$ cat flow/design.v
`timescale 1ns / 1ns
module k580vm80a
(
   input         pin_clk,        
   input         pin_f1,         
   input         pin_f2,         
   input         pin_reset,      
   output [15:0] pin_a,          
   output  [7:0] pin_dout,       
   input   [7:0] pin_din,        
   output        pin_aena,       
   output        pin_dena,       
   input         pin_hold,      
   output        pin_hlda,      
   input         pin_ready,     
   output        pin_wait,      
   input         pin_int,       
   output        pin_inte,      
   output        pin_sync,      
   output        pin_dbin,      
   output        pin_wr_n
);
wire  [7:0]    d;
reg   [7:0]    db, di;
reg   [15:0]   a;
wire           clk, f1, f2;
reg            abufena, db_ena, db_stb, dbin_pin, dbinf2;
reg            reset;
wire           ready;
wire           dbin_ext;
reg            t851, t404, t382, t383, t712, t735, t773;
reg            hold, hlda_pin;
wire           hlda, h889;
reg            wr_n, t1124, t1011, sync;
wire           ready_int;
reg   [15:0]   r16_pc, r16_hl, r16_de, r16_bc, r16_sp, r16_wz, mxo;
wire  [15:0]   mxi;
wire           mxr0, mxr1, mxr2, mxr3, mxr4, mxr5;
wire           mxwh, mxwl, mxrh, mxrl, mxw16, mxwadr;
wire           dec16, inc16, iad16;
reg            xchg_dh, xchg_tt, t3144;
wire           t1460, t1467, t1513, t1514, t1519;
wire           sy_inta, sy_wo_n, sy_hlta, sy_out, sy_m1, sy_inp, sy_memr;
reg            sy_stack;
wire           thalt, twt2;
reg            t1, t2, tw, t3, t4, t5;
reg            t1f1, t2f1, twf1, t3f1, t4f1, t5f1;
reg            m1, m2, m3, m4, m5;
reg            m1f1, m2f1, m3f1, m4f1, m5f1;
wire           start, ms0, ms1, m836, m839, m871;
reg            eom, t789, t887, t953, t976, t980;
reg            intr, inta, inte, mstart, minta;
wire           irq;
reg   [7:0]    i;
reg            i25, i14, i03;
wire           imx, acc_sel;
wire           id_op, id_io, id_in, id_popsw, id_pupsw,
               id_nop, id_lxi, id_inx, id_inr, id_dcr, id_idr, id_mvi, id_dad,
               id_dcx, id_opa, id_idm, id_hlt, id_mov, id_opm, id_pop, id_rst,
               id_cxx, id_jxx, id_rxx, id_ret, id_jmp, id_opi, id_out, id_11x,
               id_rlc, id_rxc, id_rar, id_sha, id_daa, id_cma, id_stc, id_cmc,
               id_add, id_adc, id_sub, id_sbb, id_ana, id_xra, id_ora, id_cmp,
               id_lsax, id_mvim, id_shld, id_lhld, id_mvmr, id_mvrm, id_push,
               id_xthl, id_sphl, id_pchl, id_xchg, id_call, id_eidi, id_stlda;
wire           id80, id81, id82, id83, id84, id85, id86, id00, id01,
               id02, id03, id04, id05, id06, id07, id08, id09, id10;
wire           goto, jmpflag;
reg            jmptake, tree0, tree1, tree2;
reg            t2806, t2817, t2819, t3047, t2998, t3363, t3403, t3335, t3361;
reg   [7:0]    xr, r, acc;
wire  [7:0]    x, s, c;
wire           cl, ch, daa, daa_6x, daa_x6;
wire           a398;
reg            a327, a357, a358;
wire           alu_xout, alu_xwr, alu_xrd, alu_ald, alu_awr, alu_ard,
               alu_rld, alu_r00, alu_rwr, alu_srd, alu_zrd, alu_frd;
reg            psw_z, psw_s, psw_p, psw_c, psw_ac, tmp_c;
reg            t2222, t1375, t1497, t1698, t1668, t1780, t1993, t1994;
reg            psw_ld, psw_wr, t2046, t2133, t2175;
assign clk        = pin_clk;
assign f1         = pin_f1;
assign f2         = pin_f2;
assign pin_a      = a;
assign pin_aena   = abufena;
assign pin_dout   = db;
assign pin_dena   = db_ena;
assign dbin_ext = dbinf2;
assign d[7]    = ~reset & ~alu_zrd &
               ( dbin_ext & di[7]
               | mxrl & mxo[7]
               | mxrh & mxo[15]
               | t1f1 & sy_memr
               | alu_xrd & xr[7]
               | alu_ard & acc[7]
               | alu_frd & psw_s
               | alu_srd & s[7] );
assign d[6]    = ~reset & ~alu_zrd &
               ( dbin_ext & di[6]
               | mxrl & mxo[6]
               | mxrh & mxo[14]
               | t1f1 & sy_inp
               | alu_xrd & xr[6]
               | alu_ard & acc[6]
               | alu_frd & psw_z
               | alu_srd & s[6] );
assign d[5]    = ~reset & ~alu_zrd &
               ( dbin_ext & di[5]
               | mxrl & mxo[5]
               | mxrh & mxo[13]
               | t1f1 & sy_m1
               | alu_xrd & xr[5]
               | alu_ard & acc[5]
               | alu_frd & 1'b0
               | alu_srd & s[5] );
assign d[4]    = ~reset & ~alu_zrd &
               ( dbin_ext & di[4]
               | mxrl & mxo[4]
               | mxrh & mxo[12]
               | t1f1 & sy_out
               | alu_xrd & xr[4]
               | alu_ard & acc[4]
               | alu_frd & psw_ac
               | alu_srd & s[4] );
assign d[3]    = ~reset & ~alu_zrd &
               ( dbin_ext & di[3]
               | mxrl & mxo[3]
               | mxrh & mxo[11]
               | t1f1 & sy_hlta
               | alu_xrd & xr[3]
               | alu_ard & acc[3]
               | alu_frd & 1'b0
               | alu_srd & s[3] );
assign d[2]    = ~reset & ~alu_zrd &
               ( dbin_ext & di[2]
               | mxrl & mxo[2]
               | mxrh & mxo[10]
               | t1f1 & sy_stack
               | alu_xrd & xr[2]
               | alu_ard & acc[2]
               | alu_frd & psw_p
               | alu_srd & s[2] );
assign d[1]    = ~reset & ~alu_zrd &
               ( dbin_ext & di[1]
               | mxrl & mxo[1]
               | mxrh & mxo[9]
               | t1f1 & sy_wo_n
               | alu_xrd & xr[1]
               | alu_ard & acc[1]
               | alu_frd & 1'b1
               | alu_srd & s[1] );
assign d[0]    = ~reset & ~alu_zrd &
               ( dbin_ext & di[0]
               | mxrl & mxo[0]
               | mxrh & mxo[8]
               | t1f1 & sy_inta
               | alu_xrd & xr[0]
               | alu_ard & acc[0]
               | alu_frd & psw_c
               | alu_srd & s[0] );
always @(posedge clk)
begin
   if (f2 & db_stb) db <= d;
   if (f2) abufena <=  (~twt2 | ~thalt) & ~hlda_pin;
   if (f1) db_stb <= t1 | (~sy_wo_n & t2);
   if (f1) t851 <= t1 | (~sy_wo_n & (t2 | tw | t3));
   if (f2) db_ena <= ~reset & t851;
end
always @(posedge clk)
begin
   if (f1) t404  <= pin_reset;
   if (f2) reset <= t404;
end
assign pin_hlda = hlda_pin;
assign hlda = hold & (t773 | (t3 & sy_wo_n) | (~m1 & sy_hlta) | t735);
assign h889 = t2f1 | twf1;
always @(posedge clk)
begin
   if (f1)  t712 <= ~sy_wo_n & t3;
   if (f2)  t735 <= t712;
   if (~f2) t382 <= pin_hold;
   if (f2)  t383 <= ((~t382 & hold) | t383);  
   if (~f2) t383 <= 1'b0;
   if (f2)  t773 <= hlda_pin;
   if (f1)  hlda_pin <= hlda;
end
always @(posedge clk)
begin
   if (reset)
      hold <= 1'b0;
   else
      if (f2)
         begin
            if (t382)
               begin
                  if (~sy_inta & h889) hold <= 1'b1;
               end
            else
               hold <= 1'b0;
         end
end
assign pin_dbin   = dbin_pin;
assign pin_wr_n   = wr_n;
assign pin_sync   = sync;
always @(posedge clk)
begin
   dbinf2 <= (f2 | dbin_pin) & ((t1124 & (m1f1 | ~sy_hlta)) | dbinf2);
   if (dbin_pin) di <= pin_din;
   if (f2) dbin_pin <= t1124 & (m1f1 | ~sy_hlta);
   if (f2) sync <= ~ready_int & t1011;
   if (f1) t1011 <= t1 & ~reset;
   if (f1) t1124 <= (t2 | tw) & sy_wo_n;
   if (f1) wr_n <= ~(t3 | tw) | ready_int | sy_wo_n;
end
assign ready_int = (m4 | m5) & id_dad;
assign ready = ready_int | pin_ready;
assign pin_wait = twf1;
assign      t1467    = tree1 | (id04 & t4f1 & ~id_xthl);
assign      t1519    = tree2 | (id00 & t4f1 & ~id_xthl);
assign      mxi      = inc16 ? (a + 16'h0001)
                     : dec16 ? (a - 16'h0001)
                     : a;
assign      inc16    = iad16 & ~dec16;
assign      dec16    = iad16 & id05 & (t4f1 | t5f1 | m4f1 | m5f1);
assign      iad16    = ~(id00 & (t4f1 | t5f1)) & (~minta | m5 | t3144);
assign      mxw16    = t3403;
assign      mxwadr   = t3363 | (t4f1 & ~id_dad & ~id_hlt);
assign      t1513    = (t4f1 & id07) | t3335;
assign      t1514    = (t4f1 & id08) | t3361;
assign      mxrh     = t2998 | (id08 & t4f1 & ~i03);
assign      mxrl     = t3047 | (id08 & t4f1 & i03);
assign      mxwh     = t2817 | (t2806 & ~i03);
assign      mxwl     = t2819 | (t2806 & i03);
assign      mxr0     = tree0;
assign      mxr1     =  xchg_dh & (((t1513 | t1514) & (~i14 & i25)) | t1519)
                     | ~xchg_dh & (t1513 | t1514) & (i14 & ~i25);
assign      mxr2     =  xchg_dh & (t1513 | t1514) & (i14 & ~i25)
                     | ~xchg_dh & (((t1513 | t1514) & (~i14 & i25)) | t1519);
assign      mxr3     = (t1513 | t1514) & (~i14 & ~i25);
assign      mxr4     = t1467 | (t1513 & i14 & i25);
assign      mxr5     = ~(t1467 | t1513 | t1514 | t1519 | mxr0);
always @ (posedge clk)
begin
      if (f1) t3144 <= t4 | t5 | (m4 & ~id02);
      xchg_tt <= id_xchg & t2;
      xchg_dh <= ~reset & ((xchg_tt & ~(id_xchg & t2)) ? ~xchg_dh : xchg_dh);
end
always @ (*)
case ({mxr0, mxr1, mxr2, mxr3, mxr4, mxr5})
   6'b100000:  mxo = r16_pc;
   6'b010000:  mxo = r16_hl;
   6'b001000:  mxo = r16_de;
   6'b000100:  mxo = r16_bc;
   6'b000010:  mxo = r16_sp;
   6'b000001:  mxo = r16_wz;
   default:    mxo = 16'h0000;
endcase
always @ (posedge clk)
if (f2)
begin
   if (mxwadr) a <= mxo;
   if (mxw16)
      begin
         if (mxr0) r16_pc <= mxi;
         if (mxr1) r16_hl <= mxi;
         if (mxr2) r16_de <= mxi;
         if (mxr3) r16_bc <= mxi;
         if (mxr4) r16_sp <= mxi;
         if (mxr5) r16_wz <= mxi;
      end
   else
      begin
         if (mxwl)
            begin
               if (mxr0) r16_pc[7:0] <= d;
               if (mxr1) r16_hl[7:0] <= d;
               if (mxr2) r16_de[7:0] <= d;
               if (mxr3) r16_bc[7:0] <= d;
               if (mxr4) r16_sp[7:0] <= d;
               if (mxr5) r16_wz[7:0] <= d;
            end
         if (mxwh)
            begin
               if (mxr0) r16_pc[15:8] <= d;
               if (mxr1) r16_hl[15:8] <= d;
               if (mxr2) r16_de[15:8] <= d;
               if (mxr3) r16_bc[15:8] <= d;
               if (mxr4) r16_sp[15:8] <= d;
               if (mxr5) r16_wz[15:8] <= d;
            end
      end
end
assign sy_hlta = id_hlt;
assign sy_m1   = m1;
assign sy_inp  = m5 & id_in;
assign sy_out  = m5 & id_out;
assign sy_inta = inta;
assign sy_memr = sy_wo_n & ~sy_inp & ~minta;
assign sy_wo_n  = m1 | m2 | m3 | (((m4 & ~id86) | (m5 & ~id85)) & ~ready_int);
always @(posedge clk)
begin
   if (f1)
      begin
         sy_stack <= (t1 & t1460)
                   | (t3 & m3 & id_cxx & ~jmptake)
                   | (t5 & m1 & id_rxx & ~jmptake);
      end
end
assign twt2    = (t2f1 | twf1) & ~start;
assign thalt   = ~m1 & sy_hlta;
always @(posedge clk)
begin
   if (f1)
      begin
         t1f1 <= t1 & ~reset;  
         t2f1 <= t2;
         twf1 <= tw;
         t3f1 <= t3;
         t4f1 <= t4;
         t5f1 <= t5;
      end
   if (f2)
      begin
         t1 <= start;
         t2 <= ~start & t1f1;
         tw <= ~start & (t2f1 | twf1) & (~ready | thalt);
         t3 <= ~start & (t2f1 | twf1) &  ready & ~thalt;
         t4 <= ~start & t3f1 & ms0 & ~ms1;
         t5 <= ~start & t4f1 & ms0 & ~ms1;
      end
end
assign m836 = m1f1 & id82;
assign m839 = ~t976 | ~sy_hlta;
assign m871 = t789 | id81;
assign start = ~m839
             | t953
             | (eom & ~(hold & t887))
             | (f2 & ((~t382 & hold) | t383) & ~(twf1 | t3f1 | t4f1 | t5f1));
assign ms0 = ~reset & m839 & ~(sy_stack & ~t1f1) & ~(eom & ~m836);
assign ms1 = ~reset & m839 & ~(sy_stack & ~t1f1) & ~(m871 & ~m836) & eom;
always @(posedge clk)
begin
   if (f1)
      begin
         t789 <= (id84 & m3) | (id83 & ~id_mvim & m4) | m5;
         t887 <= hold;
         t953 <= reset;
         t976 <= t980 & m4;
         eom <= t5
              | t4 & m1 & id80
              | t3 & m2
              | t3 & m3
              | t3 & m4
              | t3 & m5 & ~id_xthl;
      end
   if (f2)
      begin
         t980 <= sy_inta;
      end
end
always @(posedge clk)
begin
   if (f1)
      begin
         m1f1 <= m1;
         m2f1 <= m2;
         m3f1 <= m3;
         m4f1 <= m4;
         m5f1 <= m5;
      end
   if (f2)
      begin
         m1 <= (~ms0 & ~ms1) | (~ms1 & m1f1);
         m2 <= (~ms0 | ~ms1) & ((ms0 & m2f1) | (ms1 & m1f1));
         m3 <= (ms0 & m3f1) | (ms1 & m2f1);
         m4 <= (ms0 & m4f1) | (ms1 & m3f1) | (ms0 & ms1);
         m5 <= (ms0 & m5f1) | (ms1 & m4f1);
      end
end
assign irq = intr & inte & ~reset & ~hold;
assign pin_inte = inte;
always @(posedge clk)
begin
   if (f2) intr <= pin_int;
   if (f2) mstart <= ~ms0 & ~ms1;
   if (sy_inta) minta <= 1;
   if (f1 & t1 & m1) minta <= 0;
end
always @(posedge clk or posedge reset)
begin
   if (reset)
      begin
         inta <= 0;
         inte <= 0;
      end
   else
      begin
         if (f1)
            begin
               if (irq & ((tw & sy_hlta) | (mstart & ~id_eidi))) inta <= 1;
               if (~intr | id_eidi | (t5 & id_rst)) inta <= 0;
            end
         if (f2)
            begin
               if (t1f1 & id_eidi) inte <= i[3];
               if (t1f1 & sy_inta) inte <= 0;
            end
      end
end
function cmp
(
   input [7:0] i,
   input [7:0] c,
   input [7:0] m
);
   cmp = &(~(i ^ c) | m);
endfunction
assign imx     = ~(id_op | (id_mov & t4));
assign acc_sel = imx ? (i[5:3] == 3'b111) : (i[2:0] == 3'b111);
assign jmpflag =    (psw_c &  i14 & ~i25)     
                  | (psw_p & ~i14 &  i25)     
                  | (psw_z & ~i14 & ~i25)     
                  | (psw_s &  i14 &  i25);    
always @(posedge clk)
begin
   if (~f2 & (reset | (m1 & t3))) i <= pin_din;
   if (f1)
      begin
         i25 <= imx ? i[5] : i[2];
         i14 <= imx ? i[4] : i[1];
         i03 <= imx ? i[3] : i[0];
      end
end
assign goto    = id_rst | id_jmp | id_call | (jmptake & (id_cxx | id_jxx));
assign t1460   = (t1 & ( (m2 & id00)
                      | (m3 & id00)
                      | (m4 & (id01 | id04))
                      | (m5 & (id01 | id04)))
               | t2 & ( (m2 & id00)
                      | (m4 & id01)
                      | (m5 & id01))
               | t3 & ( (m4 & (id04 | id_sphl)))
               | t5 & ( (m1 & (id04 | id_sphl)))) & ~(~jmptake & id_cxx & t5);
always @(posedge clk)
begin
   if (f2 & t4f1)
      begin
         jmptake <= i03 ? jmpflag : ~jmpflag;
      end
   if (f1)
      begin
         tree0 <= t1 & ( (m1 & ~goto)
                       | (m2 & ~id_xthl)
                       | (m3 & ~id_xthl)
                       | (m4 & id02))
                | t2 & (  m1
                       | (m2 & ~id_xthl)
                       | (m3 & ~id_xthl)
                       | (m4 & (id02 | id_rst | id_cxx | id_call))
                       | (m5 & (id_rst | id_cxx | id_call)))
                | t3 & ( (m4 & (id_ret | id_rxx))
                       | (m5 & (id_ret | id_rxx)))
                | t5 & id_pchl;
         tree1 <= t1460;
         tree2 <= t1 & ( (m4 & (id_mov | id_idr | id_op))
                       | (m5 & id08))
                | t2 & ( (m4 & (id_shld | id00 | id_dad))
                       | (m5 & (id_shld | id00 | id_dad)))
                | t3 & ( (m4 & (id_lhld | id_dad))
                       | (m5 & (id_lhld | id_dad)))
                | t5 & m5;
         t2806 <= id08 & ((t3 & m4) | (t5 & m1));
         t2817 <= reset | (t3 & (m1 | m3 | (m4 & id_io) | (m5 & id06)));
         t2819 <= reset | (t3 & (m2 | (m4 & id06) | (m5 & id_rst)));
         t3047 <= m4 & (t1 | t2) & id_dad
                | t2 & ((m4 & id_shld) | (m5 & id03));
         t2998 <= (t1 | t2) & m5 & id_dad
                | t2 & ((m5 & id_shld) | (m4 & id03));
         t3403 <= t2 & ( (m1 | m2)
                       | (m3 & ~id_xthl)
                       | ((m4 | m5) & ~id_dad & ~id09))
                | t3 & m4 & id09
                | t5 & (m5 | (m1 & ~id08));
         t3363 <= t1 & (m1 | m2 | m3 | ((m4 | m5) & ~id_hlt & ~id_dad));
         t3335 <= id07 & ((t1 & (m4 | m5)) | (t3 & (m2 | m3)) | t5);
         t3361 <= t1 & m4 & id_lsax
                | t2 & id10 & ~sy_wo_n
                | t3 & id10 & sy_wo_n & (m4 | m5)
                | t5 & id08 & m1;
      end
end
assign id_nop     = cmp(i, 8'b00xxx000, 8'b00111000);
assign id_lxi     = cmp(i, 8'b00xx0001, 8'b00110000);
assign id_lsax    = cmp(i, 8'b000xx010, 8'b00011000);
assign id_inx     = cmp(i, 8'b00xx0011, 8'b00110000);
assign id_inr     = cmp(i, 8'b00xxx100, 8'b00111000);
assign id_dcr     = cmp(i, 8'b00xxx101, 8'b00111000);
assign id_idr     = cmp(i, 8'b00xxx10x, 8'b00111001);
assign id_mvi     = cmp(i, 8'b00xxx110, 8'b00111000);
assign id_dad     = cmp(i, 8'b00xx1001, 8'b00110000);
assign id_dcx     = cmp(i, 8'b00xx1011, 8'b00110000);
assign id_opa     = cmp(i, 8'b00xxx111, 8'b00111000);
assign id_idm     = cmp(i, 8'b0011010x, 8'b00000001);
assign id_stlda   = cmp(i, 8'b0011x010, 8'b00001000);
assign id_mvim    = cmp(i, 8'b00110110, 8'b00000000);
assign id_shld    = cmp(i, 8'b00100010, 8'b00000000);
assign id_lhld    = cmp(i, 8'b00101010, 8'b00000000);
assign id_mvmr    = cmp(i, 8'b01110xxx, 8'b00000111) & ~id_hlt;
assign id_mvrm    = cmp(i, 8'b01xxx110, 8'b00111000) & ~id_hlt;
assign id_hlt     = cmp(i, 8'b01110110, 8'b00000000);
assign id_mov     = cmp(i, 8'b01xxxxxx, 8'b00111111);
assign id_op      = cmp(i, 8'b10xxxxxx, 8'b00111111);
assign id_opm     = cmp(i, 8'b10xxx110, 8'b00111000);
assign id_pop     = cmp(i, 8'b11xx0001, 8'b00110000);
assign id_push    = cmp(i, 8'b11xx0101, 8'b00110000);
assign id_rst     = cmp(i, 8'b11xxx111, 8'b00111000);
assign id_xthl    = cmp(i, 8'b11100011, 8'b00000000);
assign id_sphl    = cmp(i, 8'b11111001, 8'b00000000);
assign id_pchl    = cmp(i, 8'b11101001, 8'b00000000);
assign id_xchg    = cmp(i, 8'b11101011, 8'b00000000);
assign id_cxx     = cmp(i, 8'b11xxx100, 8'b00111000);
assign id_jxx     = cmp(i, 8'b11xxx010, 8'b00111000);
assign id_rxx     = cmp(i, 8'b11xxx000, 8'b00111000);
assign id_ret     = cmp(i, 8'b110x1001, 8'b00010000);
assign id_call    = cmp(i, 8'b11xx1101, 8'b00110000);
assign id_eidi    = cmp(i, 8'b1111x011, 8'b00001000);
assign id_jmp     = cmp(i, 8'b1100x011, 8'b00001000);
assign id_io      = cmp(i, 8'b1101x011, 8'b00001000);
assign id_opi     = cmp(i, 8'b11xxx110, 8'b00111000);
assign id_in      = cmp(i, 8'b11011011, 8'b00000000);
assign id_popsw   = cmp(i, 8'b11110001, 8'b00000000);
assign id_out     = cmp(i, 8'b11010011, 8'b00000000);
assign id_11x     = cmp(i, 8'b11xxxxxx, 8'b00111111);
assign id_pupsw   = cmp(i, 8'b11110101, 8'b00000000);
assign id_rxc     = ~i[5] & i[3] & id_opa;
assign id_sha     = ~i[5]        & id_opa;
assign id_rlc     = (i[5:3] == 3'b000) & id_opa;
assign id_rar     = (i[5:3] == 3'b011) & id_opa;
assign id_daa     = (i[5:3] == 3'b100) & id_opa;
assign id_cma     = (i[5:3] == 3'b101) & id_opa;
assign id_stc     = (i[5:3] == 3'b110) & id_opa;
assign id_cmc     = (i[5:3] == 3'b111) & id_opa;
assign id_add     = (i[5:3] == 3'b000) & (id_op | id_opi);
assign id_adc     = (i[5:3] == 3'b001) & (id_op | id_opi);
assign id_sub     = (i[5:3] == 3'b010) & (id_op | id_opi);
assign id_sbb     = (i[5:3] == 3'b011) & (id_op | id_opi);
assign id_ana     = (i[5:3] == 3'b100) & (id_op | id_opi);
assign id_xra     = (i[5:3] == 3'b101) & (id_op | id_opi);
assign id_ora     = (i[5:3] == 3'b110) & (id_op | id_opi);
assign id_cmp     = (i[5:3] == 3'b111) & (id_op | id_opi);
assign id80       = id_lxi  | id_pop   | id_opm  | id_idm  | id_dad
                  | id_xthl | id_xchg  | id_jxx  | id_ret  | id_eidi
                  | id_nop  | id_stlda | id_mvmr | id_mvrm | id_hlt
                  | id_opa  | id_mvim  | id_jmp  | id_io   | id_opi
                  | id_mvi  | id_lsax  | id_lhld | id_shld | id_op;
assign id81       = id_dcx  | id_inx   | id_sphl | id_pchl | id_xchg
                  | id_eidi | id_nop   | id_opa  | id_op   | id_mov
                  | (id_idr & ~id82);
assign id82       = id_pop  | id_push  | id_opm  | id_idm  | id_dad
                  | id_rst  | id_ret   | id_rxx  | id_mvrm | id_mvmr
                  | id_hlt  | id_mvim  | id_io   | id_opi  | id_mvi
                  | id_lsax;
assign id83       = id_opm  | id_stlda | id_mvmr | id_mvrm | id_opi
                  | id_mvi  | id_lsax;
assign id84       = id_lxi  | id_jxx   | id_jmp;
assign id85       = id_push | id_idm   | id_rst  | id_xthl | id_cxx
                  | id_call | id_mvim  | id_shld | (id_io & ~i[3]);
assign id86       = id_push | id_rst   | id_xthl | id_cxx  | id_call
                  | id_mvmr | id_shld  | (~i[3] & (id_lsax | id_stlda));
assign id00       = id_xthl   | id_pchl  | id_sphl;
assign id01       = id_pop    | id_rxx   | id_ret;
assign id02       = id_mvi    | id_opi   | id_io;
assign id03       = id_rst    | id_push  | id_xthl | id_cxx  | id_call;
assign id04       = id_rst    | id_push  | id_xthl | id_cxx  | id_call;
assign id05       = id_rst    | id_push  | id_xthl | id_cxx  | id_call | id_dcx;
assign id06       = id_pop    | id_rxx   | id_ret  | id_dad  | id_lhld | id_io;
assign id07       = id_dcx    | id_inx   | id_lxi  | id_dad;
assign id08       = id_mov    | id_mvi   | id_idr  | id_op;
assign id09       = id_rst    | id_push  | id_xthl | id_cxx  | id_call | id_shld;
assign id10       = id_pop    | id_push  | id_mvrm | id_mvi;
assign alu_xwr  =  (a327 | t4f1 & (id_rst | id_out | ~id_11x));
assign alu_xout = ~(id_sub | id_sbb | id_cmp | id_cma);
assign alu_xrd  = t1698 | a358;
assign x = alu_xout ? xr : ~xr;
assign alu_ald = t2222 & ( id_adc | id_add | id_daa | id_xra | id_sbb
                         | id_sub | id_ana | id_ora | id_sha | id_cma);
assign alu_ard = t1375 | a398;
assign alu_awr = t1497 | a357;
assign alu_r00 = id_dcr & t4f1;
assign alu_srd = t1668;
assign alu_rwr = t1780;
assign alu_rld = t4f1 & (id_sha | id_op | id_opi);
assign daa = id_daa & t4f1;
assign daa_x6 = (acc[3] & (acc[2] | acc[1])) | psw_ac;
assign daa_6x = ((acc[3] & (acc[2] | acc[1])) & acc[4] & acc[7])
              | (acc[7] & (acc[6] | acc[5])) | tmp_c;
assign s  = {7'b0000000, id_rlc & c[7]}
          | ((id_rxc | id_ora | id_ana | id_xra) ? 8'h00 : (x + r + cl))
          | (id_rxc  ? {ch, r[7:1]} : 8'h00)
          | (id_ora  ? (x | r) : 8'h00)
          | (id_ana  ? (x & r) : 8'h00)
          | (id_xra  ? (x ^ r) : 8'h00);
assign cl = tmp_c & ~id_daa & ~id_rlc & ~id_ora & ~id_xra & ~id_rxc;
assign ch = tmp_c & id_rar | r[0] & ~id_rar;
assign c[0] = (r[0] & x[0]) | (cl & (r[0] | x[0]));
assign c[1] = (r[1] & x[1]) | (c[0] & (r[1] | x[1]));
assign c[2] = (r[2] & x[2]) | (c[1] & (r[2] | x[2]));
assign c[3] = (r[3] & x[3]) | (c[2] & (r[3] | x[3]));
assign c[4] = (r[4] & x[4]) | (c[3] & (r[4] | x[4]));
assign c[5] = (r[5] & x[5]) | (c[4] & (r[5] | x[5]));
assign c[6] = (r[6] & x[6]) | (c[5] & (r[6] | x[6]));
assign c[7] = (r[7] & x[7]) | (c[6] & (r[7] | x[7]));
assign alu_frd = t2046;  
assign alu_zrd = m1f1 & t3f1;
assign a398 = t1993 & ((t1994 & id08) | id_opa | id_stlda | id_lsax | id_io);
always @(posedge clk)
begin
   if (f1)
      begin
         t1375 <= t2 & m4 & id_pupsw;
         t1497 <= t3 & m5 & id_popsw;
         t1698 <= t5 & m1 & ~id_inr & ~id_dcr
                | t3 & m5 & id_rst;
         t1668 <= t2 & m5 & (id_inr | id_dcr)
                | t3 & m5 & id_dad
                | t3 & m4 & id_dad
                | t5 & m1 & (id_inr | id_dcr);
         t1780 <= t3 & m1
                | t1 & (m4 | m5) & id_dad;
         t2222 <= (t2 & m1) | (t1 & m5);
         a327  <= t3 & m4 & ~(id_dad | id_out | id_rst)
                | t2 & (m4 | m5) & id_dad;
         a357  <= t3 & m5 & (id_io | id_mvim) & sy_wo_n
                | t3 & m4 & (id_stlda | id_lsax | id_mvmr) & sy_wo_n
                | acc_sel & id08 & (t5 & m1 | t3 & m4);
         a358  <= t2 &  ~sy_wo_n & (id_io | id_mvim | id_stlda | id_lsax | id_mvmr);
         psw_ld   <= t3 & m4 & id_popsw;
         psw_wr   <= t2 & m1 & (id_opi | id_inr | id_dcr | id_daa | id_op);
         t2046    <= t2 & m5 & id_pupsw;   
         t1993    <= t4 & m1;
         t1994    <= acc_sel;
         t2133    <= ~id_rxc & c[7];
         t2175    <= t3 & m1
                   | t2 & m5 & id_dad;
      end
end
always @(posedge clk)
begin
   if (f2)
      begin
         if (alu_xwr) xr <= id_rst ? (i & 8'b00111000) : d;
         if (alu_awr) acc <= d;
         if (alu_ald) acc <= s;
         if (alu_rld) r <= acc;
         if (alu_rwr) r <= d;
         if (alu_r00) r <= 8'hff;
         if (daa)
            begin
               r[1] <= daa_x6;
               r[2] <= daa_x6;
               r[5] <= daa_6x;
               r[6] <= daa_6x;
            end
         if (psw_ld)
            begin
               psw_c  <= d[0];  
               psw_p  <= d[2];
               psw_ac <= d[4];
               psw_z  <= d[6];
               psw_s  <= d[7];
            end
         if (psw_wr)
            begin
               psw_p  <= ~(^s);
               psw_ac <= (c[3] & ~id_xra & ~id_ora & ~id_rxc) | (id_ana & (x[3] | r[3]));
               psw_z  <= ~(|s);
               psw_s  <= s[7];
            end
         if (t2222)
            begin
               if (id_xra | id_stc | id_ora | id_ana | id_cmc)
                  psw_c <= ~tmp_c;
               if (id_cmp | id_sbb | id_sub)
                  psw_c <= ~(t2133 | id_rxc & x[0]);
               if (id_dad | id_sha | id_adc | id_add)
                  psw_c <= t2133 | id_rxc & x[0];
            end
         if (daa & daa_6x)
                  psw_c <= 1'b1;
         if (t2175)
            tmp_c <= psw_c;
         if (t4f1)
            begin
               if (id_sbb)
                  tmp_c <= ~psw_c;
               if (id_inr | id_ora | id_xra | id_ana | id_cmp | id_sub)
                  tmp_c <= 1'b1;
               if (id_dad | id_cma | id_dcr | id_add | id_stc)
                  tmp_c <= 1'b0;
            end
      end
end
endmodule
$ cat flow/run.sh
#!/bin/bash
# the make line also repeats each setting of config.mk as NAME=value (left out here)
make -C /OpenROAD-flow-scripts/flow DESIGN_CONFIG=/design/flow/config.mk WORK_HOME=/design/flow/orfs CLKGATE_MAP_FILE= finish
$ cat flow/constraint.sdc
create_clock -name core_clock -period 3.88 [get_ports {pin_clk}]
set_input_delay 0.7760 -clock core_clock [delete_from_list [all_inputs] [get_ports {pin_clk}]]
set_output_delay 0.7760 -clock core_clock [all_outputs]
set_load 0.01 [all_outputs]
$ cat flow/config.mk
export PLATFORM = sky130hd
export DESIGN_NAME = k580vm80a
export DESIGN_NICKNAME = k580vm80a
export VERILOG_FILES = /design/flow/design.v
export SDC_FILE = /design/flow/constraint.sdc
export NUM_CORES = 4
export LEC_CHECK = 0
export CAP_MARGIN = 35
export CORE_MARGIN = 2
export CORE_UTILIZATION = 40
export CTS_CLUSTER_SIZE = 56
export MIN_ROUTING_LAYER = met2
export SLEW_MARGIN = 20
export TNS_END_PERCENT = 40
==> GITHUB_STEP_SUMMARY, run 1 <==
### Flow metrics

| Metric | Value |
|---|---|
| Run status | `complete, but fails checks` |
| SO Viols | `negative setup slack` |
| Combinational cell power | `2.02 mW` |
| Die Footprint | `36800 µm²` |
| Sum Neg Setup Slack | `-18730 ps` |
| Power dissipated in the clock network | `roughly 2.7 mW` |
| Basic-gate share of the synthesized area counting and, or, nand and nor cells | `16.0%` |
| Combinational cell fraction of total power | `24.8%` |
| Flip-flop cell with the highest count after synthesis | `edfxtp_1` |
| Data arrival time of the critical path | `about 4600 ps` |
| Area of all placed cells without fillers | `18700 µm²` |
| Final wirelength | `between 50000 and 60000 µm` |
| Area share of the leading cell type in the synthesized netlist | `52.2%` |
| Layout overhead on the synthesized area | `33.0%` |
| Port Buffer Count | `46` |
| Number of nets with antenna violations after routing | `0` |
| Number of cell instances after yosys synthesis | `1319` |
| Count of library flops with an enable pin | `245` |
| Worst Setup SP | `i[6]` |
| Number of vias in the routed layout | `roughly 17000` |
| Slowest CP cell | `a311oi_2` |
| Number of max-cap violations | `0` |
| CTS tree | `built` |
| Die extent in x | `192 µm` |
| Total nets after synthesis | `1357` |
| Path class of the lowest-slack min-delay path | `reg -> async` |
| Aggregate global routing overflow | `0` |
| Pwr dens | `435 nW/µm²` |
| Fraction of power spent switching nets | `31.6%` |
| Largest area contributor in the netlist | `edfxtp_1` |
| Total global-route track usage | `approximately half` |
| Library cell used as clock root buffer | `clkbuf_16` |
| Ports | `47` |
| Transition time at the pin with the least slew margin | `899 ps` |
| Number of antenna violations at the first check in global routing | `0` |
| Net switching power | `about 2.6 mW` |
| Fraction of the mapped netlist area in adder cells | `2.15%` |
| Share of flip-flops with an asynchronous set or reset | `0.791%` |
| Power dissipated in sequential cells | `3.43 mW` |
| Worst setup endpoint | `r16_pc[12]` |
| Initial Utilization | `approximately two fifths` |
| Post-synthesis mux area share | `1.25%` |
| Ordered cell list for the critical path | `buf_6 -> buf_4 -> buf_4 -> and2_1 -> a41o_1 -> buf_4 -> a311oi_2 -> nand3_2 -> buf_4 -> o31ai_1 -> buf_4 -> a21oi_2 -> buf_6 -> o2bb2ai_4` |
| Number of distinct library cell variants in the gate-level netlist after synthesis | `99` |
| Clock H-tree levels | `1` |
| Clock period minus final worst setup slack | `4140 ps` |
| Clock network latency to the later pin of the worst-skew pair | `around 600 ps` |
| Kind of critical path | `reg -> reg` |
| Static Leakage | `roughly 7.0 nW` |
| Sinks on the clock net | `253` |
| Count of mapped cells out of synthesis | `around 1300` |
| Total number of cells along the worst setup path | `14` |
| Sequential power share | `a little over two fifths` |
| Most common cell in the synthesized netlist | `edfxtp_1` |
| Area of the mapped netlist | `14100 µm²` |
| Number of cell rows | `between 60 and 70` |
| Deepest clock path buffer count | `3` |
| Timing-limited maximum frequency | `241 MHz` |
| CP dominant cell by count | `buf_4` |
| Total Power | `8.16 mW` |
| Capture instance of the worst register-to-register path | `r16_pc[12]` |
| Required time of the critical path | `4280 ps` |
| Clock input transition at the sequential cells of the worst setup and hold paths | `60 ps` |
| Violation count after the first detailed-routing iteration | `approximately 4500` |
| Post-synth top cells | `edfxtp_1 (245), nand2_1 (141), nor2_1 (107)` |
| Ys Warns | `1` |
| Die height | `about 190 µm` |
| Power group with the highest consumption | `registers` |
| Number of hold violations in the final report | `0` |
| Drt first pass iters | `12` |
| Post-synthesis xor/xnor area fraction | `1.80%` |
| Maximum fanout encountered on the critical timing path | `13` |
| Drt via density | `8.30` |
| And-or/or-and share of the synthesized area | `21.6%` |
| Total clock buffers created by CTS | `29` |
| Setup repair after global routing missed its margin | `true` |
| Crit share post-route | `107%` |
| Combined buffer and inverter count along the critical path | `7` |
| Largest net degree at the start of global routing | `33` |
| Number of nets in the layout | `1655` |
| Worst Skew | `21.1 ps` |
| Peak supply drop | `0.373 mV` |
| Vias in the first global route | `19500` |
| CP Launch Type | `flop` |
| Cell Area, Placed | `16900 µm²` |
| Crit path setup slack, layout | `-262 ps` |
| Number of max-slew violations in the final report | `0` |
| Proportion of power drawn by the clock network | `33.2%` |
| Post-synth seq share | `53.4%` |
| R2R cell count | `14` |
| Drt wl/cell | `28.2 µm` |
| Setup Viol. Count Final | `127` |
| Dominant comb cell | `AND-OR/OR-AND gates` |
| Detail Placement HPWL | `42500 µm` |
| Cell internal pwr | `5.58 mW` |
| Crit Reg-Reg Startpoint | `i[6]` |
| Largest stage delay on the critical path | `~620 ps` |
| First-pass GRT wire length | `86200 µm` |
| Number of remaining DRC errors | `0` |
| Capturing element type of the critical path | `flop` |
| Worst setup slack for register-to-register paths | `-260 ps` |
| Yosys chip area | `14100 µm²` |
| Post-synthesis average cell area | `about 11 µm²` |
| GPL Wtd Cong | `1.03` |
| Cell family with the largest share of critical-path delay | `AND-OR/OR-AND gates` |
| Top area cells in the synthesized netlist | `edfxtp_1 (52%), nand2_1 (3.8%), a21oi_1 (2.9%)` |
| Core box area | `34600 µm²` |
| Tightest slew margin relative to the limit | `39.6%` |
| Tool Warnings | `37` |
| Synth flops | `253` |
| Worst setup slack after placement | `-510 ps` |
## routing by layer
layer / share of wire (%) / track usage [%]
met2: 44 / 53.3
met4: 11 / 10.9
met1: 0 / -
met3: 43 / 66.8
met5: 1.5 / 29.0
## layout make-up
cell class	count	area, µm²
Fill cell	3082	15900
Sequential cell	253	7530
Inverter	54	203
Tap cell	455	569
Timing Repair Buffer	339	2830
Antenna cell	4	10.0
Clock buffer	38	759
Clock inverter	15	131
Multi-Input combinational cell	940	6720
## stage by stage
step	hold slack, ps	cells	util, %
floorplan	271	1319	-
global placement	374	2010	48.8
detailed placement	381	2013	48.9
CTS	387	2082	52.7
global route	432	2094	54.1
finish	409	2098	54.1
## what timing repair did
item,4_1_cts,5_1_grt
hold buffers,0,0
setup buffers,19,12
endpoints found under the setup margin,131,135
pin swaps,34,32
gates cloned,0,0
gates resized,65,72
==> run 2, diff against run 1 <==
ABC_AREA = 1   (was unset)
CAP_MARGIN = 20   (was 35)
CORE_UTILIZATION = 31   (was 40)
CTS_CLUSTER_SIZE = unset   (was 56)
MAX_ROUTING_LAYER = met5   (was unset)
MIN_ROUTING_LAYER = unset   (was met2)
SLEW_MARGIN = 40   (was 20)
TNS_END_PERCENT = unset   (was 40)
==> run 2 against run 1 <==
Net effect:
- the layout still fails its checks (negative setup slack)
- sequential share of layout area is 2.8 points higher
- worst hold slack improved by 11 ps
- critical path depth is 18 higher
- synthesized cell count grew 3.4%
- synthesized area decreased by 6.7%
- critical path type unchanged
- design area down 6.5%
- clock power about the same
- via count fell by 35%
==> GITHUB_STEP_SUMMARY, run 2 <==
### Flow metrics

| Metric | Value |
|---|---|
| Final wirelength | `45700 µm (-23%)` |
| Cell Area, Placed | `15500 µm² (-8.2%)` |
| Slowest CP cell | `edfxtp_1` |
| Total number of cells along the worst setup path | `32 (+18)` |
| Drt via density | `5.16 (-38%)` |
| Data arrival time of the critical path | `4360 ps (-190 ps)` |
| Capturing element type of the critical path | `flop` |
| Number of cell instances after yosys synthesis | `1364 (+3.4%)` |
| Cell internal pwr | `5.55 mW (-0.54%)` |
| Worst setup slack for register-to-register paths | `-230 ps (+40 ps)` |
| Number of antenna violations at the first check in global routing | `0 (unchanged)` |
| Hold buffers post-CTS | `0 (unchanged)` |
| Number of nets with antenna violations after routing | `0 (unchanged)` |
| Kind of critical path | `reg -> reg` |
| Crit Reg-Reg Startpoint | `i[6]` |
| # fillers | `4009 (+30%)` |
| Startpoint of the most critical hold path | `t404` |
| Basic-gate share of the synthesized area counting and, or, nand and nor cells | `19.0% (+3.0 points)` |
| Worst setup endpoint | `r16_pc[7]` |
| Die height | `210 µm (+9.5%)` |
| Share of flip-flops with an asynchronous set or reset | `0.791% (unchanged)` |
| Tightest slew margin relative to the limit | `38.8% (-0.72 points)` |
| Clock input transition at the sequential cells of the worst setup and hold paths | `60 ps (about the same)` |
| Library cell used as clock root buffer | `clkbuf_16` |
| Vias in the first global route | `10900 (-44%)` |
| Crit path setup slack, layout | `-226 ps (+36.3 ps)` |
| Drt first pass iters | `6 (-6)` |
| Core box area | `41900 µm² (+21%)` |
| Aggregate global routing overflow | `0 (unchanged)` |
| Post-synthesis mux area share | `0% (-1.3 points)` |
| Detail Placement HPWL | `34300 µm (-19%)` |
| Power dissipated in sequential cells | `3.42 mW (about the same)` |
| Number of cell rows | `75 (+10%)` |
| Capture instance of the worst register-to-register path | `r16_pc[7]` |
| Crit share post-route | `106% (-0.94 points)` |
| Tool Warnings | `36 (-2.7%)` |
| Ys Warns | `1 (unchanged)` |
| Clock H-tree levels | `1 (unchanged)` |
| Post-synth seq share | `57.2% (+3.8 points)` |
| Number of remaining DRC errors | `0 (unchanged)` |
| Worst Skew | `18.2 ps (-2.89 ps)` |
| Required time of the critical path | `4140 ps (-140 ps)` |
| Setup Viol. Count Final | `76 (-40%)` |
| Peak supply drop | `0.287 mV (-23%)` |
| Worst Setup SP | `i[6]` |
| Run status | `complete, but fails checks` |
| Sinks on the clock net | `253 (unchanged)` |
| Cell family with the largest share of critical-path delay | `simple AND/OR/NAND/NOR gates` |
| Dominant comb cell | `simple AND/OR/NAND/NOR gates` |
| Worst Hold Path Cells | `0` |
| SO Viols | `negative setup slack` |
| Clock network latency to the later pin of the worst-skew pair | `560 ps (-40 ps)` |
| Setup repair after global routing missed its margin | `true` |
| Yosys chip area | `13200 µm² (-6.7%)` |
| Sum Neg Setup Slack | `-8450 ps (+10270 ps)` |
| Largest net degree at the start of global routing | `49 (+48%)` |
| Area taken by flip-flops and latches | `7530 µm² (unchanged)` |
| CP Launch Type | `flop` |
| Hold Path Sink | `reset` |
| Area of all placed cells without fillers | `17500 µm² (-6.5%)` |
| First-pass GRT wire length | `66400 µm (-23%)` |
| Static Leakage | `7.19 nW (+2.1%)` |
| Flip-flop cell with the highest count after synthesis | `edfxtp_1` |
| Combinational cell fraction of total power | `21.0% (-3.8 points)` |
| Post-synthesis average cell area | `9.64 µm² (-9.8%)` |
| Total clock buffers created by CTS | `28 (-3.4%)` |
| Sequential power share | `44.3% (+2.2 points)` |
| Total global-route track usage | `20.1% (-28 points)` |
| Post-synth top cells | `nand2_1 (275), edfxtp_1 (245), inv_1 (194)` |
| Ports | `47 (unchanged)` |
| Port Buffer Count | `46 (unchanged)` |
| Clock period minus final worst setup slack | `4110 ps (-36.3 ps)` |
| Violation count after the first detailed-routing iteration | `1220 (-73%)` |
| Layout overhead on the synthesized area | `33.2%` |
| Transition time at the pin with the least slew margin | `917 ps (+18.5 ps)` |
| Power dissipated in the clock network | `2.69 mW (about the same)` |
| Number of distinct library cell variants in the gate-level netlist after synthesis | `68 (-31%)` |
| Number of vias in the routed layout | `11300 (-35%)` |
| Number of max-cap violations | `0 (unchanged)` |
| Synth flops | `253 (unchanged)` |
| Drt wl/cell | `20.9 µm (-26%)` |
| Number of nets in the layout | `1665 (+0.60%)` |
| Worst hold slack after final layout | `420 ps (+10.8 ps)` |
| Combinational gate area | `5380 µm² (-20%)` |
| Power group with the highest consumption | `registers` |
| Combined buffer and inverter count along the critical path | `10 (+3)` |
| Count of library flops with an enable pin | `245 (unchanged)` |
| Total nets after synthesis | `1402 (+3.3%)` |
| Pwr dens | `441 nW/µm² (+1.4%)` |
| Combinational cell power | `1.62 mW (-20%)` |
| Most common cell in the synthesized netlist | `nand2_1` |
| Proportion of power drawn by the clock network | `34.7% (+1.5 points)` |
| Maximum fanout encountered on the critical timing path | `6 (-7)` |
| Deepest clock path buffer count | `3 (unchanged)` |
| Area share of the leading cell type in the synthesized netlist | `55.9% (+3.7 points)` |
| Number of max-slew violations in the final report | `0 (unchanged)` |
| Area of the mapped netlist | `13200 µm² (-6.7%)` |
| Count of mapped cells out of synthesis | `1364 (+3.4%)` |
| Die Footprint | `44100 µm² (+20%)` |
| Largest area contributor in the netlist | `edfxtp_1` |
| Number of diodes | `0 (-4)` |
| Number of hold violations in the final report | `0 (unchanged)` |
| Net switching power | `2.18 mW (-15%)` |
| Post-synthesis xor/xnor area fraction | `1.53% (-0.27 points)` |
| Top area cells in the synthesized netlist | `edfxtp_1 (56%), nand2_1 (7.8%), inv_1 (5.5%)` |
| CTS tree | `built` |
| Fraction of power spent switching nets | `28.2% (-3.4 points)` |
| Initial Utilization | `31.4% (-9.3 points)` |
| Die extent in x | `210 µm (+9.5%)` |
| Share of the core filled with cells | `41.8% (-12 points)` |
| GPL Wtd Cong | `0.993 (-3.1%)` |
| Timing-limited maximum frequency | `244 MHz (+0.88%)` |
| And-or/or-and share of the synthesized area | `12.8% (-8.9 points)` |
| Largest stage delay on the critical path | `480 ps (-140 ps)` |
| R2R cell count | `32 (+18)` |
| Path class of the lowest-slack min-delay path | `reg -> reg` |
| Fraction of the mapped netlist area in adder cells | `2.30% (+0.15 points)` |
-- run 2: area by class of cell --
type | count | share of cell area, %
multi-input combinational | 870 | 30.7
clock buffer | 38 | 4.45
sequential | 253 | 43.0
tap | 539 | 3.85
inverter | 216 | 4.74
timing repair buffer | 258 | 12.5
clock inverter | 13 | 0.786
-- run 2: through the flow --
| stage | cells | setup slack, ps | total power, mW |
|---|---|---|---|
| after floorplan | 1364 | 16.9 | 4.11 |
| after detailed placement | 2097 | -375 | 4.81 |
| after CTS | 2153 | -90.0 | 7.51 |
| after global placement | 2097 | -269 | 4.80 |
| after global routing | 2187 | -478 | 8.01 |
| final | 2187 | -226 | 7.73 |
-- run 2: repair_timing --
| item | in CTS | in global routing |
|---|---|---|
| cloned | 0 | 0 |
| pin swaps | 2 | 16 |
| endpoints found under the setup margin | 97 | 126 |
| gates resized | 41 | 157 |
| setup buffers | 5 | 38 |
| endpoints found under the hold margin | 0 | 0 |
-- run 2: routing by layer --
layer | track usage (%) | routed length (µm)
met3 | 3.41 | 3530
met2 | 33.1 | 21300
met1 | 27.5 | 19400
met4 | 5.21 | 1460
met5 | 0 | 0
==> run 3, diff against run 2 <==
CORE_UTILIZATION = 71   (was 31)
CTS_CLUSTER_DIAMETER = 212   (was unset)
CTS_CLUSTER_SIZE = 46   (was unset)
MAX_ROUTING_LAYER = unset   (was met5)
PLACE_DENSITY_LB_ADDON = 0.01   (was unset)
SETUP_SLACK_MARGIN = 1.0   (was unset)
SLEW_MARGIN = 20   (was 40)
clock period = 3.45 ns   (was 3.88 ns; I/O delays follow)
==> run 3 against run 2 <==
Net effect:
- the flow now stops in global routing (5_1_grt)
- synthesized area unchanged
- synthesized cell count stayed put
- die area is 55% lower
==> GITHUB_STEP_SUMMARY, run 3 <==
### Metrics collected by this job

| Metric | Value |
|---|---|
| Number of cell instances after yosys synthesis | `1364 (unchanged)` |
| Deepest clock path buffer count | `3 (unchanged)` |
| Total nets after synthesis | `1402 (unchanged)` |
| Die Footprint | `19600 µm² (-55%)` |
| GPL Wtd Cong | `1.06 (+6.7%)` |
| Dominant comb cell | `simple AND/OR/NAND/NOR gates` |
| Detail Placement HPWL | `34000 µm (-0.68%)` |
| Port Buffer Count | `46 (unchanged)` |
| Post-synthesis mux area share | `0% (unchanged)` |
| Area of the mapped netlist | `13200 µm² (unchanged)` |
| Number of cell rows | `49 (-35%)` |
| Most common cell in the synthesized netlist | `nand2_1` |
| Clock H-tree levels | `1 (unchanged)` |
| Count of library flops with an enable pin | `245 (unchanged)` |
| And-or/or-and share of the synthesized area | `12.8% (unchanged)` |
| Cell Area, Placed | `15500 µm² (-0.41%)` |
| Worst setup slack after placement | `-802 ps (-427 ps)` |
| Library cell used as clock root buffer | `clkbuf_16` |
| Sinks on the clock net | `253 (unchanged)` |
| Number of distinct library cell variants in the gate-level netlist after synthesis | `68 (unchanged)` |
| Fraction of the mapped netlist area in adder cells | `2.30% (unchanged)` |
| Total clock buffers created by CTS | `9 (-68%)` |
| Top area cells in the synthesized netlist | `edfxtp_1 (56%), nand2_1 (7.8%), inv_1 (5.5%)` |
| Count of mapped cells out of synthesis | `1364 (unchanged)` |
| Synth flops | `253 (unchanged)` |
| Run status | `stopped before the end` |
| Yosys chip area | `13200 µm² (unchanged)` |
| Post-synth top cells | `nand2_1 (275), edfxtp_1 (245), inv_1 (194)` |
| Initial Utilization | `72.7% (+41 points)` |
| DP Cell Count | `1820 (-13%)` |
| Post-synth seq share | `57.2% (unchanged)` |
| Largest area contributor in the netlist | `edfxtp_1` |
| Ports | `47 (unchanged)` |
| Basic-gate share of the synthesized area counting and, or, nand and nor cells | `19.0% (unchanged)` |
| Ys Warns | `1 (unchanged)` |
| Area share of the leading cell type in the synthesized netlist | `55.9% (unchanged)` |
| Core box area | `18100 µm² (-57%)` |
| Last flow stage reached | `global routing (5_1_grt)` |
| Die extent in x | `140 µm (-33%)` |
| Post-synthesis xor/xnor area fraction | `1.53% (unchanged)` |
| Post-synthesis average cell area | `9.64 µm² (unchanged)` |
| Die height | `140 µm (-33%)` |
| Share of flip-flops with an asynchronous set or reset | `0.791% (unchanged)` |
| Flip-flop cell with the highest count after synthesis | `edfxtp_1` |
[run 3: stage by stage]
step           util [%]  hold slack (ps)  power (mW)
2_1_floorplan         -              269        4.65
3_3_place_gp       85.6              401        5.35
3_5_place_dp       85.6              426        5.46
4_1_cts            90.4              455        6.93
[run 3: timing repair]
item                                    4_1_cts
gates cloned                                  0
gates resized                                91
hold buffers                                  0
pin swaps                                    31
endpoints found under the setup margin      237
hold endpoints to repair                      0
setup buffers                                34
==> run 4, diff against run 3 <==
CORE_ASPECT_RATIO = 0.5   (was unset)
CORE_UTILIZATION = 72   (was 71)
CTS_CLUSTER_DIAMETER = 373   (was 212)
CTS_CLUSTER_SIZE = 13   (was 46)
PLACE_DENSITY_LB_ADDON = 0.19   (was 0.01)
SETUP_SLACK_MARGIN = 0.86   (was 1.0)
clock period = 4.33 ns   (was 3.45 ns; I/O delays follow)
==> run 4 against run 3 <==
Net effect:
- die area decreased by 1.0%
- synthesized cell count unchanged
- synthesized area did not move
- the run again fails in global routing (5_1_grt)
==> GITHUB_STEP_SUMMARY, run 4 <==
### Metrics collected by this job

| Metric | Value |
|---|---|
| Ys Warns | `1 (unchanged)` |
| Total nets after synthesis | `1402 (unchanged)` |
| Core box area | `17600 µm² (-2.6%)` |
| Post-synth top cells | `nand2_1 (275), edfxtp_1 (245), inv_1 (194)` |
| Ports | `47 (unchanged)` |
| GPL Wtd Cong | `1.15 (+8.3%)` |
| Last flow stage reached | `global routing (5_1_grt)` |
| Die height | `99.6 µm (-29%)` |
| Run status | `stopped before the end` |
| Area share of the leading cell type in the synthesized netlist | `55.9% (unchanged)` |
| Post-synth seq share | `57.2% (unchanged)` |
| Post-synthesis mux area share | `0% (unchanged)` |
| Most common cell in the synthesized netlist | `nand2_1` |
| Die extent in x | `195 µm (+39%)` |
| Flip-flop cell with the highest count after synthesis | `edfxtp_1` |
| Largest area contributor in the netlist | `edfxtp_1` |
| Sinks on the clock net | `253 (unchanged)` |
| Post-synthesis average cell area | `9.64 µm² (unchanged)` |
| Clock H-tree levels | `1 (unchanged)` |
| Detail Placement HPWL | `31400 µm (-7.8%)` |
| Synth flops | `253 (unchanged)` |
| Deepest clock path buffer count | `3 (unchanged)` |
| Initial Utilization | `74.7% (+2.0 points)` |
| Die Footprint | `19400 µm² (-1.0%)` |
| Yosys chip area | `13200 µm² (unchanged)` |
| Total clock buffers created by CTS | `23 (+14)` |
| Number of cell instances after yosys synthesis | `1364 (unchanged)` |
| Number of cell rows | `34 (-31%)` |
| Count of library flops with an enable pin | `245 (unchanged)` |
| Top area cells in the synthesized netlist | `edfxtp_1 (56%), nand2_1 (7.8%), inv_1 (5.5%)` |
| Post-synthesis xor/xnor area fraction | `1.53% (unchanged)` |
| Count of mapped cells out of synthesis | `1364 (unchanged)` |
| Library cell used as clock root buffer | `clkbuf_16` |
| And-or/or-and share of the synthesized area | `12.8% (unchanged)` |
| Aggregate global routing overflow | `5` |
| Dominant comb cell | `simple AND/OR/NAND/NOR gates` |
| Total global-route track usage | `80.9%` |
| Share of flip-flops with an asynchronous set or reset | `0.791% (unchanged)` |
| Number of distinct library cell variants in the gate-level netlist after synthesis | `68 (unchanged)` |
| Area of the mapped netlist | `13200 µm² (unchanged)` |
| Fraction of the mapped netlist area in adder cells | `2.30% (unchanged)` |
| First reported error | `[ERROR GRT-0232] Routing congestion too high. Check the congestion heatmap in the GUI.` |
| Basic-gate share of the synthesized area counting and, or, nand and nor cells | `19.0% (unchanged)` |
| Port Buffer Count | `46 (unchanged)` |
| Hold buffers post-CTS | `0 (unchanged)` |
-- run 4: stage by stage --
| step | setup slack (ps) | cell area [µm²] | instances | power, mW |
|---|---|---|---|---|
| 2_1_floorplan | 517 | 13200 | 1364 | 3.69 |
| 3_3_place_gp | -36.8 | 14200 | 1669 | 4.08 |
| 3_5_place_dp | -273 | 14200 | 1669 | 4.14 |
| 4_1_cts | 212 | 15500 | 1748 | 6.05 |
-- run 4: repair_timing --
action | in CTS
setup endpoints to repair | 133
gates resized | 76
buffers inserted | 47
pin swaps | 31
-- run 4: metal layers --
layer  overflow  GRT usage (%)
met3          1           72.5
met4          2           77.2
met1          0           82.0
met2          2           91.7
met5          0           49.4
==> run 5, diff against run 4 <==
ABC_AREA = unset   (was 1)
CELL_PAD_IN_SITES_GLOBAL_PLACEMENT = 3   (was unset)
CORE_ASPECT_RATIO = unset   (was 0.5)
CORE_MARGIN = 8   (was 2)
CORE_UTILIZATION = 31   (was 72)
CTS_CLUSTER_DIAMETER = unset   (was 373)
CTS_CLUSTER_SIZE = unset   (was 13)
GPL_ROUTABILITY_DRIVEN = 0   (was unset)
MIN_ROUTING_LAYER = met1   (was unset)
PLACE_DENSITY_LB_ADDON = 0.17   (was 0.19)
SETUP_SLACK_MARGIN = unset   (was 0.86)
TNS_END_PERCENT = 25   (was unset)
clock period = 11.0 ns   (was 4.33 ns; I/O delays follow)
==> run 5 against run 4 <==
Net effect:
- the run now finishes clean
- die area went up to 2.7 times the previous value
- synthesized area rose by 7.2%
- synthesized cell count down 3.3%
==> GITHUB_STEP_SUMMARY, run 5 <==
### Flow metrics

| Metric | Value |
|---|---|
| Run status | `timing/DRC/antenna clean` |
| Data arrival time of the critical path | `6640 ps` |
| Required time of the critical path | `around 11000 ps` |
| Cell internal pwr | `roughly 1.9 mW` |
| Clock network latency to the later pin of the worst-skew pair | `roughly 600 ps` |
| Clock input transition at the sequential cells of the worst setup and hold paths | `roughly 60 ps` |
| Peak supply drop | `around 0.11 mV` |
| Hold Path Sink | `reset` |
| Timing-limited maximum frequency | `about 160 MHz` |
| Pwr dens | `169 nW/µm²` |
| Number of vias in the routed layout | `approximately 12000` |
| Number of diodes | `0` |
| Top area cells in the synthesized netlist | `edfxtp_1 (52%), nand2_1 (3.8%), a21oi_1 (2.9%)` |
| Power dissipated in sequential cells | `1.21 mW` |
| And-or/or-and share of the synthesized area | `21.6% (+8.9 points)` |
| Share of flip-flops with an asynchronous set or reset | `0.791% (unchanged)` |
| Yosys chip area | `14100 µm² (+7.2%)` |
| Total global-route track usage | `21.6%` |
| Maximum fanout encountered on the critical timing path | `19` |
| Setup Viol. Count Final | `0` |
| Cell family with the largest share of critical-path delay | `AND-OR/OR-AND gates` |
| Area of all placed cells without fillers | `approximately 16000 µm²` |
| Flip-flop cell with the highest count after synthesis | `edfxtp_1` |
| Basic-gate share of the synthesized area counting and, or, nand and nor cells | `16.0% (-3.0 points)` |
| Die Footprint | `52600 µm² (+170%)` |
| Crit share post-route | `58.3%` |
| Post-CTS Setup Repair Bufs | `0 (-100%)` |
| Post-synthesis average cell area | `10.7 µm² (+11%)` |
| Layout overhead on the synthesized area | `15.2%` |
| CP Launch Type | `flop` |
| Drt via density | `5.88` |
| Ports | `47 (unchanged)` |
| Post-synthesis mux area share | `1.25% (+1.3 points)` |
| Detail Placement HPWL | `42300 µm (+35%)` |
| Total clock buffers created by CTS | `31 (+35%)` |
| Final wirelength | `roughly 58000 µm` |
| Startpoint of the most critical hold path | `t404` |
| Largest area contributor in the netlist | `edfxtp_1` |
| Sum Neg Setup Slack | `0 ps` |
| Combinational cell power | `between 0.4 and 0.5 mW` |
| Number of distinct library cell variants in the gate-level netlist after synthesis | `99 (+46%)` |
| Initial Utilization | `31.3% (-43 points)` |
| Clock period minus final worst setup slack | `6410 ps` |
| Number of cell instances after yosys synthesis | `1319 (-3.3%)` |
| Number of remaining DRC errors | `0` |
| Aggregate global routing overflow | `0` |
| Largest net degree at the start of global routing | `60` |
| Vias in the first global route | `roughly 11000` |
| Combined buffer and inverter count along the critical path | `1` |
| Worst Setup SP | `i[7]` |
| Hold buffers post-CTS | `0 (unchanged)` |
| Drt first pass iters | `5` |
| Post-synth top cells | `edfxtp_1 (245), nand2_1 (141), nor2_1 (107)` |
| Total Power | `2.74 mW` |
| Ordered cell list for the critical path | `or3b_1 -> nor3_1 -> a211oi_1 -> o21ai_0 -> fa_1 -> inv_1 -> fa_1 -> a21o_1 -> a21oi_1 -> nor3_1 -> a211oi_1 -> o2111a_1 -> o221ai_1 -> a21oi_1 -> o21ai_0` |
| Post-synthesis xor/xnor area fraction | `1.80% (+0.27 points)` |
| Violation count after the first detailed-routing iteration | `1182` |
| Combinational cell fraction of total power | `17.2%` |
| Number of nets in the layout | `1394` |
| Deepest clock path buffer count | `3 (unchanged)` |
| Number of max-cap violations | `0` |
| Area of the mapped netlist | `14100 µm² (+7.2%)` |
| Tool Warnings | `34` |
| Post-cts sizing count | `0 (-100%)` |
| Static Leakage | `5.64 nW` |
| Tightest slew margin relative to the limit | `27.1%` |
| Largest stage delay on the critical path | `760 ps` |
| Cell Area, Placed | `15200 µm² (+7.0%)` |
| Path class of the lowest-slack min-delay path | `reg -> reg` |
| Total number of cells along the worst setup path | `15` |
| Proportion of power drawn by the clock network | `38.5%` |
| Synth flops | `253 (unchanged)` |
| Ys Warns | `1 (unchanged)` |
| Most common cell in the synthesized netlist | `edfxtp_1` |
| Power group with the highest consumption | `registers` |
| Slowest CP cell | `a21oi_1` |
| Worst Hold Path Cells | `0` |
| Sequential power share | `44.3%` |
| Setup repair after global routing missed its margin | `false` |
| Sinks on the clock net | `253 (unchanged)` |
| Library cell used as clock root buffer | `clkbuf_16` |
| Crit Reg-Reg Startpoint | `i[7]` |
| Worst setup slack for register-to-register paths | `~4600 ps` |
| Capture instance of the worst register-to-register path | `r16_hl[4]` |
| First-pass GRT wire length | `roughly 85000 µm` |
| Fraction of the mapped netlist area in adder cells | `2.15% (-0.15 points)` |
| Clock H-tree levels | `1 (unchanged)` |
| Net switching power | `0.801 mW` |
| Total nets after synthesis | `1357 (-3.2%)` |
| Number of nets with antenna violations after routing | `0` |
| Number of max-slew violations in the final report | `0` |
| Drt wl/cell | `29.6 µm` |
| Count of library flops with an enable pin | `245 (unchanged)` |
| Fraction of power spent switching nets | `29.3%` |
| Worst Skew | `17.3 ps` |
| Number of cell rows | `78 (+130%)` |
| Power dissipated in the clock network | `approximately 1.1 mW` |
| Transition time at the pin with the least slew margin | `between 1000 and 1500 ps` |
| Dominant comb cell | `AND-OR/OR-AND gates` |
| Capturing element type of the critical path | `flop` |
| CTS tree | `built` |
| R2R cell count | `15` |
| Area share of the leading cell type in the synthesized netlist | `52.2% (-3.7 points)` |
| Post-synth seq share | `53.4% (-3.8 points)` |
| Die extent in x | `229 µm (+17%)` |
| Port Buffer Count | `46 (unchanged)` |
| Core box area | `45100 µm² (+160%)` |
| Number of hold violations in the final report | `0` |
| Number of antenna violations at the first check in global routing | `0` |
| Die height | `229 µm (+130%)` |
| Kind of critical path | `reg -> reg` |
| Count of mapped cells out of synthesis | `1319 (-3.3%)` |
| Worst setup endpoint | `r16_hl[4]` |
-- run 5: layout make-up --
class	instances	area [µm²]
sequential	253	7530
clock inverter	20	243
tap	600	751
timing repair buffer	76	676
multi-input combinational	940	6050
clock buffer	34	787
inverter	54	203
fill	4588	28900
-- run 5: routing by layer --
layer | vias to the layer above | part of all wire, % | global-route usage, %
li1 | 5178 | - | -
met1 | 5916 | 47 | 31.5
met2 | 454 | 45 | 33.8
met3 | 74 | 5.9 | 2.56
met4 | 0 | 2.1 | 5.04
met5 | - | 0 | 0
-- run 5: stage by stage --
stage                     hold slack (ps)  setup WS, ps  util, %  instances
final                                 422          4590     36.0       1977
after global routing                  425          4340     36.0       1977
after CTS                             423          4610     36.0       1977
after floorplan                       271          6080        -       1319
after detailed placement              409          4660     33.7       1923
after global placement                403          4790     33.7       1923
==> run 6, diff against run 5 <==
CELL_PAD_IN_SITES_DETAIL_PLACEMENT = 0   (was unset)
CELL_PAD_IN_SITES_GLOBAL_PLACEMENT = 0   (was 3)
CORE_MARGIN = 2   (was 8)
CORE_UTILIZATION = 66   (was 31)
GPL_ROUTABILITY_DRIVEN = 1   (was 0)
GPL_TIMING_DRIVEN = 1   (was unset)
MAX_ROUTING_LAYER = met5   (was unset)
MIN_ROUTING_LAYER = unset   (was met1)
PLACE_DENSITY_LB_ADDON = unset   (was 0.17)
SLEW_MARGIN = 30   (was 20)
TNS_END_PERCENT = unset   (was 25)
clock period = 3.92 ns   (was 11.0 ns; I/O delays follow)
==> run 6 against run 5 <==
Net effect:
- now fails the layout checks on negative setup slack
- non-clock buffer count is 198 higher
- count of clock-buffer cells in the layout is 4 higher
- clock power rose to 2.6 times the previous value
- core utilization grew 50 points
- cell count down 6.7%
- maximum frequency increased by 50%
- first-iteration DRC count rose to 2.7 times the previous value
- wire length rose by 0.32%
- clock skew grew 5.0 ps
- register-to-register slack lost 4900 ps
- critical path depth up 3
- critical path type unchanged
- largest cell class unchanged
- largest power group unchanged
==> GITHUB_STEP_SUMMARY, run 6 <==
### Flow metrics

| Metric | Value |
|---|---|
| And-or/or-and share of the synthesized area | `21.6% (unchanged)` |
| Area of the mapped netlist | `14100 µm² (unchanged)` |
| Cell family with the largest share of critical-path delay | `AND-OR/OR-AND gates` |
| Number of distinct library cell variants in the gate-level netlist after synthesis | `99 (unchanged)` |
| Timing-limited maximum frequency | `234 MHz (+50%)` |
| Total global-route track usage | `49.2% (+28 points)` |
| Port Buffer Count | `46 (unchanged)` |
| Combinational cell power | `2.02 mW (+330%)` |
| Area share of the leading cell type in the synthesized netlist | `52.2% (unchanged)` |
| Crit path setup slack, layout | `-351 ps (-4940 ps)` |
| Static Leakage | `6.75 nW (+20%)` |
| Pwr dens | `450 nW/µm² (+170%)` |
| # fillers | `943 (-79%)` |
| Power dissipated in sequential cells | `3.41 mW (+180%)` |
| Maximum fanout encountered on the critical timing path | `5 (-14)` |
| Die Footprint | `22500 µm² (-57%)` |
| Combinational cell fraction of total power | `24.7% (+7.5 points)` |
| Number of nets with antenna violations after routing | `0 (unchanged)` |
| Tightest slew margin relative to the limit | `31.9% (+4.8 points)` |
| Path class of the lowest-slack min-delay path | `reg -> reg` |
| Ordered cell list for the critical path | `or3b_4 -> buf_6 -> nor3_4 -> a211oi_2 -> o21ai_2 -> fa_2 -> inv_2 -> fa_2 -> a21o_1 -> a21oi_4 -> nor3_1 -> a211oi_2 -> o2111a_1 -> o221ai_2 -> a21oi_2 -> buf_4 -> buf_4 -> o31ai_2` |
| Count of library flops with an enable pin | `245 (unchanged)` |
| Count of mapped cells out of synthesis | `1319 (unchanged)` |
| SO Viols | `negative setup slack` |
| Vias in the first global route | `13600 (+18%)` |
| Worst Skew | `22.3 ps (+4.99 ps)` |
| Worst Setup SP | `i[2]` |
| Dominant comb cell | `AND-OR/OR-AND gates` |
| Total number of cells along the worst setup path | `18 (+3)` |
| Number of antenna violations at the first check in global routing | `1 (+1)` |
| Number of diodes | `0 (unchanged)` |
| Setup Viol. Count Final | `127 (+127)` |
| Required time of the critical path | `4200 ps (-7030 ps)` |
| Sequential power share | `41.7% (-2.6 points)` |
| Post-synthesis xor/xnor area fraction | `1.80% (unchanged)` |
| Clock period minus final worst setup slack | `4270 ps (-2140 ps)` |
| Aggregate global routing overflow | `0 (unchanged)` |
| Number of cell instances after yosys synthesis | `1319 (unchanged)` |
| Flip-flop cell with the highest count after synthesis | `edfxtp_1` |
| Yosys chip area | `14100 µm² (unchanged)` |
| Initial Utilization | `67.1% (+36 points)` |
| Peak supply drop | `0.412 mV (+290%)` |
| Most common cell in the synthesized netlist | `edfxtp_1` |
| Slowest CP cell | `edfxtp_1` |
| Drt first pass iters | `12 (+7)` |
| Drt via density | `7.80 (+33%)` |
| Basic-gate share of the synthesized area counting and, or, nand and nor cells | `16.0% (unchanged)` |
| Hold buffers post-CTS | `0 (unchanged)` |
| Clock H-tree levels | `1 (unchanged)` |
| Fraction of power spent switching nets | `30.6% (+1.3 points)` |
| Sum Neg Setup Slack | `-21520 ps (-21520 ps)` |
| Post-synthesis mux area share | `1.25% (unchanged)` |
| R2R cell count | `18 (+3)` |
| Core box area | `21000 µm² (-53%)` |
| Cell Area, Placed | `16100 µm² (+5.6%)` |
| Final wirelength | `58700 µm (+0.32%)` |
| Drt wl/cell | `31.8 µm (+7.6%)` |
| Kind of critical path | `reg -> reg` |
| Number of cell rows | `53 (-32%)` |
| Run status | `complete, but fails checks` |
| Combined buffer and inverter count along the critical path | `4 (+3)` |
| Number of nets in the layout | `1587 (+14%)` |
| Number of hold violations in the final report | `0 (unchanged)` |
| Crit Reg-Reg Startpoint | `i[2]` |
| Number of remaining DRC errors | `0 (unchanged)` |
| First-pass GRT wire length | `82000 µm (-3.7%)` |
| Layout overhead on the synthesized area | `28.7%` |
| Worst Hold Path Cells | `0 (unchanged)` |
| Synth flops | `253 (unchanged)` |
| Fraction of the mapped netlist area in adder cells | `2.15% (unchanged)` |
| Post-synth top cells | `edfxtp_1 (245), nand2_1 (141), nor2_1 (107)` |
## run 6: layout make-up
| cell class | instances | area (µm²) | area share (%) |
|---|---|---|---|
| Clock buffer | 38 | 756 | 4.16 |
| Clock inverter | 10 | 174 | 0.958 |
| Inverter | 54 | 203 | 1.12 |
| Multi-Input combinational cell | 940 | 6870 | 37.9 |
| Sequential cell | 253 | 7530 | 41.5 |
| Tap cell | 275 | 344 | 1.90 |
| Timing Repair Buffer | 274 | 2270 | 12.5 |
## run 6: routing by layer
layer  vias to the layer above  wire (µm)  global-route usage (%)
li1                       5552          -                       -
met2                      1714      24700                    73.8
met1                      6542      18600                    63.0
met3                       580      10100                    17.1
met5                         -         57                       0
met4                         4       5280                    27.1
## run 6: repair_timing
action                                  4_1_cts  5_1_grt
pin swaps                                    44       20
resized                                      83       79
endpoints found under the setup margin      115      132
setup buffers                                38        9
## run 6: metrics by stage
stage / worst slack (ps) / cells / power (mW)
floorplan: -439 / 1319 / 4.20
global placement: -218 / 1752 / 4.86
detailed placement: -438 / 1752 / 4.91
CTS: -68.9 / 1838 / 7.77
global route: -407 / 1844 / 8.26
finish: -351 / 1844 / 8.16
Power and IR drop assume default switching activity.
